==> run a <==
==> flow/design.v <==
module fp10 #(
    parameter HALF = 100          
)(
    input  wire clk_in,
    input  wire reset,
    output wire tick
);
    reg [22:0] counter;
    reg clk_out;
    always @(posedge clk_in or posedge reset) begin
        if (reset) begin
            counter <= 0;
            clk_out <= 0;
        end
        else if (counter == HALF - 1) begin
            counter <= 0;
            clk_out <= ~clk_out;
        end
        else begin
            counter <= counter + 1;
        end
    end
    assign tick = (counter == HALF - 1) && ~clk_out;
endmodule
module miao10(clk, reset, tick, cout, qout);
input clk, reset, tick;
output cout;
output reg [7:0] qout;
always@(posedge clk or posedge reset) begin
   if (reset)
      qout <= 0;
   else if (tick) begin
      if(qout == 4)
         qout <= 0;
      else
         qout <= qout + 1;
   end
end
assign cout = (qout == 4) ? 1 : 0;
endmodule
module miao(qout,reset,clk,tick,cin,secin1,cout);
input clk,reset,tick,cin;
input [7:0] secin1;
output reg[7:0] qout;
output cout;
always@(posedge clk or posedge reset)
begin
	if(reset) qout<=0;
	else if(tick && cin)
	begin
   if(qout==59) begin qout<=0;end
	        else qout<=qout+1;end
end
assign cout=((qout==59)&&(secin1==4))?1:0;
endmodule
module fen(qout,am,am_fall,reset,clk,tick,cin,cout,nout,secin,secin1,naozhong);
input clk,reset,tick,am,am_fall,cin,naozhong;
input [7:0] secin;
input [7:0] secin1;
output reg[7:0] qout;
output reg[7:0] nout;
output   cout;
always@(posedge clk or posedge reset)
begin
	if(reset) qout<=0;
	else if(tick&&(~naozhong)&&(~am||cin))
	begin
   if(qout==59) begin qout<=0;end
	        else qout<=qout+1;end
end
always@(posedge clk or posedge reset)
begin
	if(reset) nout<=0;
	else if(am_fall&&naozhong)
	begin
	if(nout==59) begin nout<=0;end
		     else nout<=nout+1;end
end
assign cout=((qout==59)&&(secin==59)&&(secin1==4))?1:0;
endmodule
module shi(qout,ah,ah_fall,reset,clk,tick,cin,naozhong,nout);
input clk,reset,tick,ah,ah_fall,cin,naozhong;
output reg[7:0] qout;
output reg[7:0] nout;
always@(posedge clk or posedge reset)
begin
	if(reset) qout<=0;
	else if(tick&&(~naozhong)&&(~ah||cin))
	begin
   if(qout==23) qout<=0;
	        else qout<=qout+1;end
end
always@(posedge clk or posedge reset)
begin
	if(reset) nout<=0;
	else if(ah_fall&&naozhong)
	begin
	if(nout==23) begin nout<=0;end
		     else nout<=nout+1;end
end
endmodule
module alarm(en,clk,tick,reset,cin,set,shi,daodian,min,miao);
input [7:0] shi;
input [7:0] min;
input [7:0] miao;
input reset,cin,clk,tick,en;
output reg[7:0] set;
output daodian;
always@(posedge clk or posedge reset)
begin
	if(reset) set<=0;
	else if(tick)
	begin
		if(set==23)
		set<=0;
		else if(~cin)
		set<=set+1;
	end
end
assign daodian=(en&&(min==8'b0)&&(miao < 10))?1:0;
endmodule
module naozhong(
    input wire [7:0] shi_nao,
    input wire [7:0] shi_date,
    input wire [7:0] fen_nao,
    input wire [7:0] fen_date,
    input wire switch, clk, reset, tick,
    input wire switch_rise,
    output reg audio
);
    reg en_reg;
    reg alarm_enabled;
    always @(posedge clk or posedge reset)
    begin
        if (reset)
            en_reg <= 0;
        else if (tick)
        begin
            if (switch)
            begin
                en_reg <= 1;
            end
            else
                en_reg <= 0;
        end
    end
    always @(posedge clk or posedge reset)
    begin
        if (reset)
            alarm_enabled <= 1;
        else if (switch_rise)
            alarm_enabled <= !alarm_enabled;
    end
    always @(posedge clk or posedge reset)
    begin
        if (reset)
            audio <= 0;
        else if (tick)
        begin
            if (alarm_enabled && en_reg && (shi_nao == shi_date)&&(fen_nao == fen_date))
                audio <= 1;
            else
                audio <= 0;
        end
    end
endmodule
module audio(
    input wire clk,            
    input wire reset,          
    input wire en,             
    output wire pwm_out        
);
    parameter C4 = 261;
    parameter D4 = 293;
    parameter E4 = 329;
    parameter F4 = 349;
    parameter G4 = 392;
    parameter A4 = 440;
    parameter B4 = 493;
    parameter E_DI = 82;
    parameter FS = 93;
    parameter CLK_FREQ = 50000;
    parameter LONG  = 2000;
    parameter SHORT = 1000;
    reg [31:0] counter;
    reg [31:0] pwm_duty_cycle;   
    reg [31:0] note_freq;
    reg [31:0] note_duration_counter;
    reg [3:0] note_index;   
    function [31:0] note_table;
        input [3:0] idx;
        case (idx)
            4'd0:  note_table = D4;
            4'd1:  note_table = G4;
            4'd2:  note_table = B4;
            4'd3:  note_table = G4;
            4'd4:  note_table = A4;
            4'd5:  note_table = D4;
            4'd6:  note_table = E4;
            4'd7:  note_table = B4;
            4'd8:  note_table = G4;
            4'd9:  note_table = E_DI;
            4'd10: note_table = D4;
            4'd11: note_table = B4;
            4'd12: note_table = G4;
            4'd13: note_table = E_DI;
            4'd14: note_table = B4;
            4'd15: note_table = FS;
            default: note_table = B4;
        endcase
    endfunction
    function [31:0] duration_table;
        input [3:0] idx;
        case (idx)
            4'd5, 4'd6: duration_table = SHORT;
            default:    duration_table = LONG;
        endcase
    endfunction
    always @(posedge clk or posedge reset) begin
        if (reset) begin
            counter <= 0;
            pwm_duty_cycle <= 0;
        end else if (en) begin
            if (counter >= CLK_FREQ / note_freq) begin
                counter <= 0;
                pwm_duty_cycle <= ~pwm_duty_cycle;
            end else begin
                counter <= counter + 1;
            end
        end
    end
    always @(posedge clk or posedge reset) begin
        if (reset) begin
            note_index <= 0;
            note_freq <= note_table(4'd0);
            note_duration_counter <= 0;
        end else if (en) begin
            if (note_duration_counter >= duration_table(note_index)) begin
                note_duration_counter <= 0;
                note_index <= (note_index + 1) % 8;   
                note_freq <= note_table(note_index);
            end else begin
                note_duration_counter <= note_duration_counter + 1;
            end
        end
    end
    assign pwm_out = pwm_duty_cycle;
endmodule
module bcd(
	input	[7:0]	bin_in,
	output	[9:0]	bcd_out
    );
reg [3:0] ones;
reg [3:0] tens;
reg [1:0] hundreds;
integer i;
always @(*) begin
	ones 		= 4'd0;
	tens 		= 4'd0;
	hundreds 	= 2'd0;
	for(i = 7; i >= 0; i = i - 1) begin
		if (ones >= 4'd5) 		ones = ones + 4'd3;
		if (tens >= 4'd5) 		tens = tens + 4'd3;
		if (hundreds >= 4'd5)	hundreds = hundreds + 4'd3;
		hundreds = {hundreds[0],tens[3]};
		tens	 = {tens[2:0],ones[3]};
		ones	 = {ones[2:0],bin_in[i]};
	end
end	
assign bcd_out = {hundreds, tens, ones};
endmodule
module display(qin,sig);
input[3:0] qin;
output reg [0:6]sig;
always@(qin)
begin case(qin)
4'd0:sig=7'b0000001;
4'd1:sig=7'b1001111;
4'd2:sig=7'b0010010;
4'd3:sig=7'b0000110;
4'd4:sig=7'b1001100;
4'd5:sig=7'b0100100;
4'd6:sig=7'b0100000;
4'd7:sig=7'b0001111;
4'd8:sig=7'b0000000;
4'd9:sig=7'b0000100;
default:sig=7'b0000001;
endcase
end 
endmodule 
module mux2to1 (
   input wire [7:0] a,    
	input wire [7:0] b, 	 
   input wire sel,  
   output wire [7:0] y   
);
    assign y = (sel) ? a : b;
endmodule
module shuzizhong(
    input wire clk1,         
    input wire reset,        
    input wire ah1,          
    input wire am1,          
    input wire alarm1,       
    input wire en,           
    input wire naozhong,     
    output wire [0:6] shi,       
    output wire [0:6] ge,        
    output wire [0:6] min_shi,   
    output wire [0:6] min_ge,    
    output wire [0:6] sec_shi,   
    output wire [0:6] sec_ge,    
    output wire daodian,     
    output wire audio        
);
    wire tick;               
    wire [7:0] bb, miao1, fen1, shi1, nao_fen, nao_shi, set1;
    wire cout10, cout_miao, cout_fen, ring;
    wire [7:0] y_shi, y_fen, y_miao;
    wire [9:0] out, fen, miao;
    fp10 a(.clk_in(clk1), .reset(reset), .tick(tick));
    reg ah_s, ah, am_s, am, alarm_s, alarm;
    always @(posedge clk1 or posedge reset) begin
        if (reset) begin
            ah_s <= 1; ah <= 1;
            am_s <= 1; am <= 1;
            alarm_s <= 0; alarm <= 0;
        end else if (tick) begin
            ah_s <= ah1; ah <= ah_s;
            am_s <= am1; am <= am_s;
            alarm_s <= alarm1; alarm <= alarm_s;
        end
    end
    wire ah_fall = tick && ah && ~ah_s;
    wire am_fall = tick && am && ~am_s;
    wire alarm_rise = tick && ~alarm && alarm_s;
    miao10 inst16(.clk(clk1), .reset(reset), .tick(tick), .cout(cout10), .qout(bb));
    miao inst20(.qout(miao1), .reset(reset), .clk(clk1), .tick(tick), .cin(cout10),
                .secin1(bb), .cout(cout_miao));
    fen inst24(.qout(fen1), .am(am), .am_fall(am_fall), .reset(reset), .clk(clk1), .tick(tick),
               .cin(cout_miao), .cout(cout_fen), .nout(nao_fen), .secin(miao1), .secin1(bb),
               .naozhong(naozhong));
    shi inst19(.qout(shi1), .ah(ah), .ah_fall(ah_fall), .reset(reset), .clk(clk1), .tick(tick),
               .cin(cout_fen), .naozhong(naozhong), .nout(nao_shi));
    alarm inst3(.en(en), .clk(clk1), .tick(tick), .reset(reset), .cin(alarm), .set(set1),
                .shi(shi1), .daodian(daodian), .min(fen1), .miao(miao1));
    naozhong inst6(.shi_nao(nao_shi), .shi_date(shi1), .fen_nao(nao_fen), .fen_date(fen1),
                   .switch(alarm), .clk(clk1), .reset(reset), .tick(tick),
                   .switch_rise(alarm_rise), .audio(ring));
    audio inst5(.clk(clk1), .reset(reset), .en(ring), .pwm_out(audio));
    mux2to1 nn(.a(nao_shi), .b(shi1), .sel(naozhong), .y(y_shi));
    mux2to1 mm(.a(nao_fen), .b(fen1), .sel(naozhong), .y(y_fen));
    mux2to1 jj(.a(8'd0), .b(miao1), .sel(naozhong), .y(y_miao));
    bcd inst4(.bin_in(y_shi), .bcd_out(out));
    bcd inst(.bin_in(y_fen), .bcd_out(fen));
    bcd inst9(.bin_in(y_miao), .bcd_out(miao));
    display inst1(.qin(out[7:4]), .sig(shi));
    display inst2(.qin(out[3:0]), .sig(ge));
    display inst10(.qin(fen[7:4]), .sig(min_shi));
    display inst11(.qin(fen[3:0]), .sig(min_ge));
    display inst12(.qin(miao[7:4]), .sig(sec_shi));
    display inst13(.qin(miao[3:0]), .sig(sec_ge));
endmodule
==> flow/run.sh <==
#!/bin/bash
# the make line also repeats each setting of config.mk as NAME=value (left out here)
make -C /OpenROAD-flow-scripts/flow DESIGN_CONFIG=/design/flow/config.mk WORK_HOME=/design/flow/orfs CLKGATE_MAP_FILE= finish
==> flow/config.mk <==
export PLATFORM = sky130hd
export DESIGN_NAME = shuzizhong
export DESIGN_NICKNAME = shuzizhong
export VERILOG_FILES = /design/flow/design.v
export SDC_FILE = /design/flow/constraint.sdc
export NUM_CORES = 4
export LEC_CHECK = 0
export ABC_AREA = 1
export CAP_MARGIN = 20
export CORE_MARGIN = 2
export CORE_UTILIZATION = 72
export CTS_CLUSTER_DIAMETER = 392
export CTS_CLUSTER_SIZE = 95
export PLACE_DENSITY = 0.4
export SETUP_SLACK_MARGIN = 2.72
export SLEW_MARGIN = 20
export TNS_END_PERCENT = 10
==> flow/constraint.sdc <==
create_clock -name core_clock -period 11.2 [get_ports {clk1}]
set_input_delay 2.2400 -clock core_clock [delete_from_list [all_inputs] [get_ports {clk1}]]
set_output_delay 2.2400 -clock core_clock [all_outputs]
set_load 0.01 [all_outputs]
==> run b (differences from run a) <==
Settings changed: CORE_UTILIZATION 72 to 65, CTS_CLUSTER_DIAMETER 392 to not set, CTS_CLUSTER_SIZE 95 to not set, PLACE_DENSITY 0.4 to not set, SETUP_SLACK_MARGIN 2.72 to not set, TNS_END_PERCENT 10 to not set.
==> flow/constraint.sdc (replaced) <==
create_clock -name core_clock -period 12.3 [get_ports {clk1}]
set_input_delay 2.4600 -clock core_clock [delete_from_list [all_inputs] [get_ports {clk1}]]
set_output_delay 2.4600 -clock core_clock [all_outputs]
set_load 0.01 [all_outputs]
==> results <==
Area after synthesis is the same in run a and run b.
Fmax: run a is smaller than run b (about 5.6%).
Run a finished with setup timing left. Run b finished with timing, DRC and antenna clean.
Against run b, the cell area of run a is larger by 10%.
Between run b and run a, the lower via count is in run b (gap about 22%, measured against run a).
Between run a and run b, the lower non-clock buffer count is in run b (gap 71).
In synthesized cell count, run a and run b do not differ.
Final cell count: run b is smaller than run a (1.0%).
Of run a and run b, run a has the higher global-route usage (gap 12 points).
==> figures <==
| item | run a | run b |
|---|---|---|
| Result of the run | failed layout checks | timing/DRC/antenna clean |
| Violated checks | setup timing | - |
| Power per unit of standard cell area | 96.75 nW/um^2 | 84.30 nW/um^2 |
| Tool Warnings | 79 | 76 |
| Maximum vdd drop | 0.08897 mV | 0.1061 mV |
| Count of TritonRoute iterations in the first routing pass | 15 | 7 |
| Clock-pin slew on the worst setup and hold paths | 0.08 ns | 0.07 ns |
| Max Fanout on Critical Path | 7 | 8 |
| Slew at the pin closest to its max-slew limit | 1.061 ns | 0.8355 ns |
| Power drawn by the combinational cells | 666 uW | 467 uW |
| Final setup violating endpoints | 10 | 0 |
| Capturing element of the worst setup path | inst5.counter[8] | inst5.counter[2] |
| Leakage power total | 10.24 nW | 9.571 nW |
| Required time at the worst-slack endpoint | 11.56 ns | 12.65 ns |
| Post-Place Cells | 2671 | 2680 |
| Seq area share | 19.75% | 21.77% |
| Non-CTS buffers | 209 | 138 |
| Number of rows created at floorplan | 53 | 56 |
Power and IR drop assume default switching activity.
